// reciprocal_float
module reciprocal_float(
    input clk, rst,
    input start,
    input [31:0] x,
    output [31:0] out,
    output done, zero_flag
);
clock: 3.8 ns
lec_check: 0
abc_area: 1
cap_margin: 0
cell_pad_in_sites_global_placement: 3
core_aspect_ratio: 1.03
core_margin: 2
core_utilization: 61
cts_cluster_size: 43
gpl_routability_driven: 1
max_routing_layer: met5
min_routing_layer: met2
place_density_lb_addon: 0.02
setup_slack_margin: 0.55
slew_margin: 40
tns_end_percent: 5
run.sh (not shown) runs the stock make flow with config.mk's settings and CLKGATE_MAP_FILE=.
The baseline died in global placement without I/O.
Edit:
- CAP_MARGIN: 0 -> 20
- CELL_PAD_IN_SITES_GLOBAL_PLACEMENT: 3 -> unset
- CORE_ASPECT_RATIO: 1.03 -> unset
- CORE_UTILIZATION: 61 -> 72
- CTS_CLUSTER_SIZE: 43 -> unset
- GPL_ROUTABILITY_DRIVEN: 1 -> unset
- MAX_ROUTING_LAYER: met5 -> unset
- MIN_ROUTING_LAYER: met2 -> unset
- PLACE_DENSITY_LB_ADDON: 0.02 -> unset
- SETUP_SLACK_MARGIN: 0.55 -> unset
- SLEW_MARGIN: 40 -> 20
- TNS_END_PERCENT: 5 -> unset
- clock period: 3.8 -> 2.0 ns (I/O delays scaled with it)
With this change the flow ended with an error in detailed placement on DPL-0038.
Synthesized area stays the same.
Die size came out lower by 15%.
Synthesized cell count does not change.
Edit:
- CORE_ASPECT_RATIO: unset -> 1.45
- CTS_CLUSTER_SIZE: unset -> 16
- SETUP_SLACK_MARGIN: unset -> 0.58
After rerunning: The changed run did not get past detailed placement on DPL-0038. Die area barely changes. Synthesized area is unchanged. Synthesized cell count stays the same.

* * *

== run A ==
reciprocal_float again, from the RTL that the note above started with.
clock: 5.56 ns
lec_check: 0
abc_area: 1
cap_margin: 20
core_margin: 2
core_utilization: 72
cts_cluster_diameter: 360
cts_cluster_size: 72
place_density_lb_addon: 0.05
setup_slack_margin: 1.58
slew_margin: 20
Run A is listed as incomplete: the tool reported an error in global routing (5_1_grt) and the run ended there.
Setup changes, run A to run B
# run A
export LEC_CHECK = 0
export ABC_AREA = 1
export CAP_MARGIN = 20
export CORE_MARGIN = 2
export CORE_UTILIZATION = 72
export CTS_CLUSTER_DIAMETER = 360
export CTS_CLUSTER_SIZE = 72
export PLACE_DENSITY_LB_ADDON = 0.05
export SETUP_SLACK_MARGIN = 1.58
export SLEW_MARGIN = 20
create_clock -name core_clock -period 5.56 [get_ports {clk}]
# run B
export LEC_CHECK = 0
export CAP_MARGIN = 20
export CORE_MARGIN = 2
export CORE_UTILIZATION = 65
export SLEW_MARGIN = 20
create_clock -name core_clock -period 5.16 [get_ports {clk}]
## What came out
Every stage of run B finished as expected; the final checks, on the other hand, flagged setup timing, which means the layout fails. Re maximum clock path buffer count: no difference whatsoever between run A and run B. Count of buffers inserted at the top-level ports came out exactly the same in run A and run B. | total nets after synthesis | lower: run B |. Compared with run A, run B shows synthesized area that has gone down by a few percent. Per the comparison of run B with run A, register share after synthesis went up by 0.74 points; yosys cell count has decreased. When run B is measured against run A, its synthesized chip area reported by yosys turns out 2.7% lower. Note that the die area recorded for run B amounts to 1.08 times the value seen in run A.
What run C does differently from run B at the input level:
# run B
export LEC_CHECK = 0
export CAP_MARGIN = 20
export CORE_MARGIN = 2
export CORE_UTILIZATION = 65
export SLEW_MARGIN = 20
create_clock -name core_clock -period 5.16 [get_ports {clk}]
# run C
export LEC_CHECK = 0
export CAP_MARGIN = 20
export CORE_MARGIN = 2
export CORE_UTILIZATION = 65
export SLEW_MARGIN = 20
create_clock -name core_clock -period 5.14 [get_ports {clk}]
- Run C: all stages done; final checks FAILED (setup timing).
- Run B → run C: filler-free cell count of the finished design rose 20; worst setup slack went up 0.0054 ns; total design power now sits higher; total number of sequential cells flat.

* * *

Starting RTL as in the previous note.
export LEC_CHECK = 0
export ABC_AREA = 1
export CAP_MARGIN = 30
export CORE_ASPECT_RATIO = 1.33
export CORE_MARGIN = 8
export CORE_UTILIZATION = 19
export CTS_CLUSTER_SIZE = 47
export GPL_ROUTABILITY_DRIVEN = 0
export GPL_TIMING_DRIVEN = 0
export MAX_ROUTING_LAYER = met4
export MIN_ROUTING_LAYER = met2
export PLACE_DENSITY = 0.65
export SETUP_SLACK_MARGIN = 3.11
export SLEW_MARGIN = 25
export TNS_END_PERCENT = 30
create_clock -name core_clock -period 11.4 [get_ports {clk}]
Rerun with:
Settings changed: ABC_AREA 1 to not set, CAP_MARGIN 30 to 20, CORE_ASPECT_RATIO 1.33 to 0.73, CORE_MARGIN 8 to 2, CORE_UTILIZATION 19 to 61, CTS_CLUSTER_SIZE 47 to not set, GPL_ROUTABILITY_DRIVEN 0 to not set, GPL_TIMING_DRIVEN 0 to not set, MAX_ROUTING_LAYER met4 to met5, MIN_ROUTING_LAYER met2 to not set, PLACE_DENSITY 0.65 to not set, SLEW_MARGIN 25 to 20, TNS_END_PERCENT 30 to 35.
Clock power fell by a few percent.
Die size came out lower by well over a third.
Sequential cell count does not change.
Hold slack hardly moves.
Setup slack degrades by 0.91 ns.
Synthesized cell count went down by a quarter to a third.
First-iteration DRC count went down by well over a third.
Wire length came out lower by a quarter to a third.
Area after synthesis is lower by a few percent.
Combinational power goes down by well over a third.
Rerun with:
Settings changed: CORE_UTILIZATION 61 to 19, PLACE_DENSITY set to 0.65.
- cell area went up by 5.2%
- clock-buffer cell count went up by 2
- sequential power hardly moves
- clock skew barely changes
Rerun with:
Settings changed: ABC_AREA set to 1, CAP_MARGIN 20 to 30, CORE_ASPECT_RATIO 0.73 to 1.33, CTS_CLUSTER_SIZE set to 47, GPL_ROUTABILITY_DRIVEN set to 0, GPL_TIMING_DRIVEN set to 0, MIN_ROUTING_LAYER set to met2, SLEW_MARGIN 20 to 25, TNS_END_PERCENT 35 to 55.
What happened: With this change the flow completed, yet does not pass: DRC; synthesized cell count rises by 37%; power rises by 24%; global-route usage rises by 8.3 points; clock skew barely changes; wire length rises by 21%; final cell count rises by 27%; utilization rises by 0.50 points.
Rerun with:
Settings changed: CELL_PAD_IN_SITES_GLOBAL_PLACEMENT set to 2, CORE_ASPECT_RATIO 1.33 to 0.74, CORE_MARGIN 2 to 8, GPL_ROUTABILITY_DRIVEN 0 to 1, SETUP_SLACK_MARGIN 3.11 to not set, TNS_END_PERCENT 55 to 30.
What happened:
- With this change the flow passed the timing, DRC and antenna checks
- wire length goes up by 12%
- count of clock-buffer cells in the layout goes up by 3
- non-clock buffer count does not change
- clock power falls by 12%
- via count is lower by 0.68%
Rerun with:
Settings changed: CAP_MARGIN 30 to 20, CELL_PAD_IN_SITES_GLOBAL_PLACEMENT 2 to not set, CORE_ASPECT_RATIO 0.74 to not set, CORE_MARGIN 8 to 2, CORE_UTILIZATION 19 to 72, CTS_CLUSTER_SIZE 47 to not set, GPL_ROUTABILITY_DRIVEN 1 to not set, GPL_TIMING_DRIVEN 0 to not set, MAX_ROUTING_LAYER met5 to not set, MIN_ROUTING_LAYER met2 to not set, PLACE_DENSITY 0.65 to not set, SLEW_MARGIN 25 to 20, TNS_END_PERCENT 30 to not set.
Clock period 11.4 ns to 6.54 ns, I/O delays scaled along.
Outcome: The new run completed with no timing, DRC or antenna violations; global-route usage went up by 19 points; synthesized cell count is unchanged; wire length went down by 28%; power went up by 65%; sequential cell count is unchanged.

* * *

## job 8793
Starting RTL as in the previous note.
==> flow/config.mk <==
export PLATFORM = sky130hd
export DESIGN_NAME = reciprocal_float
export DESIGN_NICKNAME = reciprocal_float
export VERILOG_FILES = /design/flow/design.v
export SDC_FILE = /design/flow/constraint.sdc
export NUM_CORES = 4
export LEC_CHECK = 0
export CAP_MARGIN = 20
export CORE_ASPECT_RATIO = 1.87
export CORE_MARGIN = 2
export CORE_UTILIZATION = 19
export CTS_CLUSTER_DIAMETER = 181
export CTS_CLUSTER_SIZE = 93
export MAX_ROUTING_LAYER = met5
export PLACE_DENSITY = 0.65
export SETUP_SLACK_MARGIN = 3.11
export SLEW_MARGIN = 20
export TNS_END_PERCENT = 35
==> flow/constraint.sdc <==
create_clock -name core_clock -period 11.4 [get_ports {clk}]
set_input_delay 2.2800 -clock core_clock [delete_from_list [all_inputs] [get_ports {clk}]]
set_output_delay 2.2800 -clock core_clock [all_outputs]
set_load 0.01 [all_outputs]
What job 3444 does differently from job 8793 at the input level:
- a change of CORE_ASPECT_RATIO from 1.87 to 0.73
- a change of SETUP_SLACK_MARGIN from 3.11 to 0.13
- a change of CORE_UTILIZATION from 19 to 61
- a deleted CTS_CLUSTER_DIAMETER that had been 181
- a deleted CTS_CLUSTER_SIZE that had been 93
- a change of the clock period (ns, I/O delays scaled along) from 11.4 to 5.26
[summary]
- In job 3444 the implementation completed, yet the final layout does not meet the checks, the culprit being negative setup slack.
- Simple-gate share of the synthesized area: job 3444 vs job 8793 identical
- Diff job 8793 -> job 3444 | area overhead of the layout relative to synthesis | increase of 5.6 points
- The aggregate negative setup slack reported for job 3444 is smaller than that of job 8793 by 190 ps.
- Per the comparison of job 3444 with job 8793, final critical-path setup slack saw a decrease, critical path depth saw an increase.
For job 1284, these inputs were changed with respect to job 3444:
- SETUP_SLACK_MARGIN: 0.13 -> unset
- CORE_UTILIZATION: 61 -> 40
- CORE_ASPECT_RATIO: 0.73 -> unset
- MAX_ROUTING_LAYER: met5 -> unset
- TNS_END_PERCENT: 35 -> unset
- PLACE_DENSITY: 0.65 -> unset
- the clock period (ns, I/O delays scaled along): 5.26 -> 3.62
Results
Standard-cell row count of job 1284 exceeds that of job 3444 by more than a quarter. Job 1284 finished all stages; layout check result: FAIL, due to negative setup slack. For the non-clock buffer count, job 1284 came in 140% higher than job 3444 did. Job 3444 → job 1284: setup slack went down; final cell count went up; clock network area share went down.

* * *

## north
Starting RTL as in the previous note.
clock: 3.8 ns
lec_check: 0
cap_margin: 20
core_aspect_ratio: 1.03
core_margin: 2
core_utilization: 34
cts_cluster_size: 91
gpl_routability_driven: 0
max_routing_layer: met4
min_routing_layer: met2
place_density_lb_addon: 0.02
setup_slack_margin: 0.55
slew_margin: 20
tns_end_percent: 5
north ran in full, but the layout does not pass; the checks complain about DRC, setup timing.
What south does differently from north at the input level:
==> flow/config.mk <==
export PLATFORM = sky130hd
export DESIGN_NAME = reciprocal_float
export DESIGN_NICKNAME = reciprocal_float
export VERILOG_FILES = /design/flow/design.v
export SDC_FILE = /design/flow/constraint.sdc
export NUM_CORES = 4
export LEC_CHECK = 0
export CAP_MARGIN = 20
export CORE_MARGIN = 2
export CORE_UTILIZATION = 15
export SLEW_MARGIN = 20
==> flow/constraint.sdc <==
create_clock -name core_clock -period 6.48 [get_ports {clk}]
set_input_delay 1.2960 -clock core_clock [delete_from_list [all_inputs] [get_ports {clk}]]
set_output_delay 1.2960 -clock core_clock [all_outputs]
set_load 0.01 [all_outputs]
==> comparison <==
What the final checks of north revealed, after a flow that finished every stage, was a layout that fails on DRC, setup timing.
south has completed all stages; timing, DRC and antenna checks passed.
Between south and north, it is south whose count of plain and timing-repair buffers is lower, by about 80%.
Comparing ratio of final minimum period to clock period for north and south, the smaller number came from south.
Layer carrying the most global-route usage = met3: north; layer carrying the most global-route usage = met2: south
south vs north, number of detailed-route iterations in the first pass went down by 42.
#### Input delta (east over south)
--- a/flow/config.mk
+++ b/flow/config.mk
@@ -10 +10,2 @@
-export CORE_UTILIZATION = 15
+export CORE_UTILIZATION = 59
+export SETUP_SLACK_MARGIN = 2.31
==> flow/constraint.sdc <==
create_clock -name core_clock -period 8.01 [get_ports {clk}]
set_input_delay 1.6020 -clock core_clock [delete_from_list [all_inputs] [get_ports {clk}]]
set_output_delay 1.6020 -clock core_clock [all_outputs]
set_load 0.01 [all_outputs]
[summary]
| detailed-placement wirelength estimate | east vs south | 3700 microns lower |. Per the comparison of east with south, total power lower, sequential power now sits lower, floorplan-stage core utilization grew by 45 points. east reports a lower cell area than south does. Going from south to east, number of cell rows decreased 45; proportion of power drawn by the clock network decreased 0.8 points.
Power figures rest on the tool's default switching activity, not on a simulated workload.
